Design saw2sin, start of the top module:
module saw2sin
( input  var        i_clk
, input  var [15:0] i_saw
, output var [15:0] o_sin
);
Size in the first run: ~6100 cells after synthesis, roughly 16 flip-flops, ~44000 sq um of cells after synthesis.
Settings: LEC_CHECK=0, ABC_AREA=0, CAP_MARGIN=10, CELL_PAD_IN_SITES_DETAIL_PLACEMENT=0, CORE_MARGIN=2, CORE_UTILIZATION=28, GPL_ROUTABILITY_DRIVEN=0, GPL_TIMING_DRIVEN=0, SETUP_SLACK_MARGIN=2.98, SLEW_MARGIN=20, TNS_END_PERCENT=40; clock period 55.4 ns.
run.sh (not shown) runs the stock make flow with config.mk's settings and CLKGATE_MAP_FILE=.
The baseline finished but failed the layout checks on setup timing.
Next try:
Settings changed: ABC_AREA 0 to 1, CAP_MARGIN 10 to 25, CELL_PAD_IN_SITES_DETAIL_PLACEMENT 0 to 2, CELL_PAD_IN_SITES_GLOBAL_PLACEMENT from default to 1, CORE_ASPECT_RATIO from default to 1.35, CTS_CLUSTER_DIAMETER from default to 226, CTS_CLUSTER_SIZE from default to 60, GPL_ROUTABILITY_DRIVEN 0 to 1, HOLD_SLACK_MARGIN from default to -0.09, MAX_ROUTING_LAYER from default to met4, MIN_ROUTING_LAYER from default to met2, PLACE_DENSITY from default to 0.83, TNS_END_PERCENT 40 to default.
Outcome: With this change the flow aborted during global routing (5_1_grt) (GRT-0116). Synthesized area goes up by 0.65%. Die size goes up by 0.67%. Synthesized cell count is higher by about 12%.
Next try:
Settings changed: ABC_AREA 1 to 0, CAP_MARGIN 25 to 0, CELL_PAD_IN_SITES_DETAIL_PLACEMENT 2 to 0, CELL_PAD_IN_SITES_GLOBAL_PLACEMENT 1 to default, CORE_ASPECT_RATIO 1.35 to default, CORE_MARGIN 2 to 7, CORE_UTILIZATION 28 to 68, CTS_CLUSTER_DIAMETER 226 to 183, GPL_ROUTABILITY_DRIVEN 1 to 0, HOLD_SLACK_MARGIN -0.09 to default, MAX_ROUTING_LAYER met4 to default, MIN_ROUTING_LAYER met2 to default, PLACE_DENSITY 0.83 to 0.35, SETUP_SLACK_MARGIN 2.98 to -2.0, TNS_END_PERCENT from default to 5.
=>
- Now the flow produced a layout that fails on setup timing
- synthesized area decreases slightly
- die size decreases by well over a third
- synthesized cell count decreases by roughly a tenth
Next try:
Settings changed: ABC_AREA 0 to default, CAP_MARGIN 0 to 20, CELL_PAD_IN_SITES_DETAIL_PLACEMENT 0 to default, CORE_MARGIN 7 to 2, CORE_UTILIZATION 68 to 9, CTS_CLUSTER_DIAMETER 183 to default, CTS_CLUSTER_SIZE 60 to default, GPL_ROUTABILITY_DRIVEN 0 to default, GPL_TIMING_DRIVEN 0 to default, PLACE_DENSITY 0.35 to default, SETUP_SLACK_MARGIN -2.0 to default, TNS_END_PERCENT 5 to default.
Clock period 55.4 ns to 78.7 ns, I/O delays scaled along.
With this change the flow finished clean.
Global-route usage decreases by 27 points.
Critical path depth decreases by 2.
Clock-buffer cell count stays the same.
Cell area decreases by 1.6%.

* * *

Setup of JK:
Starting RTL as in the previous note.
export LEC_CHECK = 0
export CAP_MARGIN = 20
export CORE_MARGIN = 2
export CORE_UTILIZATION = 72
export CTS_CLUSTER_SIZE = 34
export MAX_ROUTING_LAYER = met4
export PLACE_DENSITY_LB_ADDON = 0.28
export SLEW_MARGIN = 20
export TNS_END_PERCENT = 5
create_clock -name core_clock -period 62.6 [get_ports {i_clk}]
The log for JK ends in global routing with error GRT-0232, so the run never completed.
Inputs modified between JK and MS:
-- flow/config.mk --
<<< JK, line 9
export CORE_MARGIN = 2
export CORE_UTILIZATION = 72
export CTS_CLUSTER_SIZE = 34
export MAX_ROUTING_LAYER = met4
export PLACE_DENSITY_LB_ADDON = 0.28
export SLEW_MARGIN = 20
export TNS_END_PERCENT = 5
>>> MS, line 9
export CORE_MARGIN = 2
export CORE_UTILIZATION = 40
export SLEW_MARGIN = 20
==> flow/constraint.sdc <==
create_clock -name core_clock -period 67.6 [get_ports {i_clk}]
set_input_delay 13.5200 -clock core_clock [delete_from_list [all_inputs] [get_ports {i_clk}]]
set_output_delay 13.5200 -clock core_clock [all_outputs]
set_load 0.01 [all_outputs]
==> comparison <==
- MS: PASS, flow complete, no timing, DRC or antenna violations
- From JK to MS, clock buffer count from CTS did not move at all.
- Compared with JK, in MS die span in y moved up; number of cell instances after yosys synthesis held steady; die area rose by about 80%.
- JK → MS: cell area after placement shows a reduction of 3.0%; starting density of the core fell 33 points; core area increased by 49,000 sq um relative to the old numbers.
- Diff JK -> MS: placed wire-length estimate shrank by 0.96%; post-cts resize count shrank by 221.
Modified inputs, AL compared to MS
-- flow/config.mk --
<<< MS, line 7
export LEC_CHECK = 0
export CAP_MARGIN = 20
export CORE_MARGIN = 2
export CORE_UTILIZATION = 40
export SLEW_MARGIN = 20
>>> AL, line 7
export LEC_CHECK = 0
export ABC_AREA = 1
export CAP_MARGIN = 20
export CORE_MARGIN = 2
export CORE_UTILIZATION = 57
export HOLD_SLACK_MARGIN = -0.1
export SLEW_MARGIN = 20
==> flow/constraint.sdc <==
create_clock -name core_clock -period 53.3 [get_ports {i_clk}]
set_input_delay 10.6600 -clock core_clock [delete_from_list [all_inputs] [get_ports {i_clk}]]
set_output_delay 10.6600 -clock core_clock [all_outputs]
set_load 0.01 [all_outputs]
### Flow results
- Compound-cell area share of the yosys netlist: AL vs MS down 10 points
- Compared with MS, AL shows area of the mapped netlist that has gone up slightly.
- AL ends up with a mean routed wirelength per cell that is about 2.4% higher than in MS.
- AL: all stages done; final checks FAILED (setup timing).
- Initial antenna violation count | AL below MS
- Via count (lower): MS
- AL vs MS: overall track demand over capacity in global routing up in AL
- AL and MS ended up with nearly the same flop share of the area.
Here is what was changed in the inputs of TR compared with AL.
-- flow/config.mk --
<<< AL, line 7
export LEC_CHECK = 0
export ABC_AREA = 1
export CAP_MARGIN = 20
export CORE_MARGIN = 2
export CORE_UTILIZATION = 57
export HOLD_SLACK_MARGIN = -0.1
export SLEW_MARGIN = 20
>>> TR, line 7
export LEC_CHECK = 0
export CAP_MARGIN = 20
export CORE_MARGIN = 2
export CORE_UTILIZATION = 66
export MAX_ROUTING_LAYER = met4
export SLEW_MARGIN = 20
export TNS_END_PERCENT = 5
==> flow/constraint.sdc <==
create_clock -name core_clock -period 62.6 [get_ports {i_clk}]
set_input_delay 12.5200 -clock core_clock [delete_from_list [all_inputs] [get_ports {i_clk}]]
set_output_delay 12.5200 -clock core_clock [all_outputs]
set_load 0.01 [all_outputs]
Results
- Layout checks on TR: not met. Flow itself completed; violations: setup timing.
- TR vs AL: simple-gate share of the synthesized area down
[inputs] PW vs TR
-- flow/config.mk --
<<< TR, line 9
export CORE_MARGIN = 2
export CORE_UTILIZATION = 66
export MAX_ROUTING_LAYER = met4
export SLEW_MARGIN = 20
export TNS_END_PERCENT = 5
>>> PW, line 9
export CORE_MARGIN = 2
export CORE_UTILIZATION = 65
export SLEW_MARGIN = 20
==> flow/constraint.sdc <==
create_clock -name core_clock -period 67.6 [get_ports {i_clk}]
set_input_delay 13.5200 -clock core_clock [delete_from_list [all_inputs] [get_ports {i_clk}]]
set_output_delay 13.5200 -clock core_clock [all_outputs]
set_load 0.01 [all_outputs]
## What came out
Both conditions hold for PW: the flow ran to the end and the final layout passed the timing, design-rule and antenna checks.
Relative to TR, die boundary height has increased by 0.76% in PW.
Core utilization, PW and TR: higher on TR
Against TR as the reference, PW delivers a higher setup slack.
Status: delay of the slowest cell on the worst path parity (PW, TR)
The area growth from synthesis to final layout number comes out lower for PW vs TR.
Changes observed in PW relative to TR: sequential share of layout area level; area of combinational cells with multiple inputs moved up; count of non-CTS buffers in the layout moved down.
CTS buffer count of TR is on par with PW.
Comparing TR against PW, there is no change at all in post-synthesis share of cell area spent on xor and xnor gates.
